v46:
// AYUMU
module AYUMU(
	input CLK,
	input RST,
	input [31:0] INPUT,
	output [31:0] OUTPUT,
	output [15:0] IADDR,
	input [15:0] IDATA
);
For scale: roughly 98 I/O pins, roughly 110000 sq um of cells after synthesis.
==> flow/config.mk <==
export PLATFORM = sky130hd
export DESIGN_NAME = AYUMU
export DESIGN_NICKNAME = AYUMU
export VERILOG_FILES = /design/flow/design.v
export SDC_FILE = /design/flow/constraint.sdc
export NUM_CORES = 4
export LEC_CHECK = 0
export CAP_MARGIN = 20
export CELL_PAD_IN_SITES_DETAIL_PLACEMENT = 0
export CORE_MARGIN = 3
export CORE_UTILIZATION = 72
export CTS_CLUSTER_SIZE = 31
export MAX_ROUTING_LAYER = met4
export MIN_ROUTING_LAYER = met1
export SETUP_SLACK_MARGIN = 1.13
export SLEW_MARGIN = 20
export TNS_END_PERCENT = 100
==> flow/constraint.sdc <==
create_clock -name core_clock -period 3.91 [get_ports {CLK}]
set_input_delay 0.7820 -clock core_clock [delete_from_list [all_inputs] [get_ports {CLK}]]
set_output_delay 0.7820 -clock core_clock [all_outputs]
set_load 0.01 [all_outputs]
run.sh (not shown) runs the stock make flow with config.mk's settings and CLKGATE_MAP_FILE=.
v46 terminated abnormally: clock tree synthesis reported DPL-0033.
Edits applied to the flow inputs when going from v46 to v48:
Settings: CELL_PAD_IN_SITES_DETAIL_PLACEMENT: 0 -> unset; CORE_MARGIN: 3 -> 2; MAX_ROUTING_LAYER: met4 -> unset; SETUP_SLACK_MARGIN: 1.13 -> unset; TNS_END_PERCENT: 100 -> unset; MIN_ROUTING_LAYER: met1 -> unset; CTS_CLUSTER_SIZE: 31 -> unset; CORE_UTILIZATION: 72 -> 12; the clock period (ns, I/O delays scaled along): 3.91 -> 14.9.
The pre-CTS worst setup slack number comes out higher for v48 vs v46.
Delta (v48 minus v46): final weighted congestion in routability-driven placement dropped 0.18, horizontal die size climbed 570 um.
Per the final summary, v48 finished and its layout is clean on timing, DRC and antenna.
The run showing the smaller vertical die size is v46.
Count of standard-cell rows (v48 vs. v46) increases by more than 100%
Reported for v46 and v48, number of standard cells after synthesis turned out identical to the last digit.
## Diff of input files: v19 against v48
Settings: changing CORE_UTILIZATION from 12 to 55; changing the clock period (ns, I/O delays scaled along) from 14.9 to 6.11.
==> results <==
Of the two values seen for type of the worst setup path, in -> reg was produced by v48 and reg -> reg by v19. Summary of v19 over v48: detailed route wirelength on metal3 decreased 4000 um, number of clock buffers in the layout increased 11%, worst hold slack increased 0.014 ns. On layout filler cell count: between v48 and v19, it ends up lower for v19.
Inputs modified between v19 and v39:
Settings: CORE_UTILIZATION now 72, was 55; PLACE_DENSITY now 0.4, previously not set; CTS_CLUSTER_DIAMETER now 387, previously not set; ABC_AREA now 1, previously not set; the clock period (ns, I/O delays scaled along) now 3.83, was 6.11.
==> comparison <==
- STATUS run=v39 STAGES=ALL_DONE FINAL_CHECKS=FAILED CAUSE=setup timing
- Going from v19 to v39, peak ir drop on the vdd network now larger; critical path depth now larger; area of the placeable core now smaller; via count now larger; proportion of power drawn by combinational gates now larger.
Modified inputs, v59 compared to v39
Settings: swapping 20 for 15 in CAP_MARGIN; swapping 0.4 for 0.36 in PLACE_DENSITY; swapping 387 for 87 in CTS_CLUSTER_DIAMETER; swapping 3.83 for 7.69 in the clock period (ns, I/O delays scaled along).
==> comparison <==
v59: no failed stages, no open violations at the end
When the final numbers for v39 and v59 were put side by side, the number of diodes added for antenna fixing turned out to be smaller in v59.
Est. power | v59 vs v39 | v59 lower
Comparing v39 and v59, the lower reg-to-reg setup timing slack was measured on v39.
[v59] utilization after layout fell 3.8 points relative to v39
Critical path depth grows by more than 10% when moving from v39 to v59.
Lower global-route wire length before repair goes to v59 over v39.
Lower highest ir drop seen on vdd among v39 and v59: v59


== run 1 ==
AYUMU again, from the RTL that the note above started with.
Settings: LEC_CHECK=0, CAP_MARGIN=35, CELL_PAD_IN_SITES_DETAIL_PLACEMENT=2, CORE_MARGIN=2, CORE_UTILIZATION=64, CTS_CLUSTER_SIZE=68, GPL_TIMING_DRIVEN=0, MAX_ROUTING_LAYER=met5, MIN_ROUTING_LAYER=met2, PLACE_DENSITY_LB_ADDON=0.0, SETUP_SLACK_MARGIN=1.02, SLEW_MARGIN=20, TNS_END_PERCENT=5; clock period 6.08 ns.
What ended run 1 was a tool error in 3_5_place_dp; the run never finished.
Inputs modified between run 1 and run 2:
Settings: PLACE_DENSITY_LB_ADDON now 0.24, was 0.0; CELL_PAD_IN_SITES_DETAIL_PLACEMENT now 1, was 2; ABC_AREA now 1, previously not set.
Notes after the runs:
Run status, run 2: aborted in 4_1_cts, error DPL-0033. For the number of different library cells in the post-synthesis netlist, run 2 came in 50 lower than run 1 did. Comparing basic-gate share of the synthesized area counting and, or, nand and nor cells for run 2 and run 1, the smaller number came from run 1. Row synthesized cell count: run 2 higher / run 1 lower. Delta (run 2 minus run 1): synthesized netlist net count has increased, die outline area has increased.
Here is what was changed in the inputs of run 3 compared with run 2.
Settings: swapping 35 for 20 in CAP_MARGIN; clearing TNS_END_PERCENT, which used to be 5; clearing MAX_ROUTING_LAYER, which used to be met5; swapping 64 for 22 in CORE_UTILIZATION; clearing PLACE_DENSITY_LB_ADDON, which used to be 0.24; clearing CTS_CLUSTER_SIZE, which used to be 68; clearing CELL_PAD_IN_SITES_DETAIL_PLACEMENT, which used to be 1; clearing SETUP_SLACK_MARGIN, which used to be 1.02; clearing ABC_AREA, which used to be 1; clearing GPL_TIMING_DRIVEN, which used to be 0; clearing MIN_ROUTING_LAYER, which used to be met2; swapping 6.08 for 11.1 in the clock period (ns, I/O delays scaled along).
==> results <==
- Run 3 vs run 2 on synthesized instance count: run 3 is the lower one.
- In run 3 the number of standard cells reported by yosys turned out 4159 lower than in run 2.
- Re area after detailed placement: run 3 is 1.1% down on run 2.
- Post-synthesis instance area in run 3 is 2000 um^2 lower than in run 2
- Run 3 vs. run 2: net count after synthesis fell 4159; initial cell density of the core decreased 42 points; die area +about 180%; core footprint up 330000 um^2.
- Chip area from the yosys synthesis statistics for run 3: about 1.8% down relative to run 2
- Changes observed in run 3 relative to run 2: number of distinct library cells after synthesis higher; worst setup slack before clock tree synthesis higher.
- Run 3 finished every stage and its layout cleared the timing, design-rule and antenna checks.
Relative to run 3, the following input files were edited for run 4:
Settings: PLACE_DENSITY: unset -> 0.36; CORE_UTILIZATION: 22 -> 65; the clock period (ns, I/O delays scaled along): 11.1 -> 14.9.
### Flow results
Summary of the comparison: met1 global-route usage is higher in run 4, relative to run 3.
Re fraction of synthesized area in multiplexers: no difference whatsoever between run 4 and run 3.
Comparing run 3 and run 4, worst path arrival time is lower on run 3.
In the reports for run 3 and run 4, the larger actual slew at the worst max-slew pin belongs to run 4.
Run 4 vs run 3, worst path buffer plus inverter count went down by 2.
In run 4, via total after detailed routing is higher than in run 3.
Total global routing track utilization, run 3 and run 4: higher on run 4
On first-pass GRT wire length, run 4 does worse than run 3.
Between run 3 and run 4, the hold slack does not differ in any meaningful way.
Power figures rest on the tool's default switching activity, not on a simulated workload.
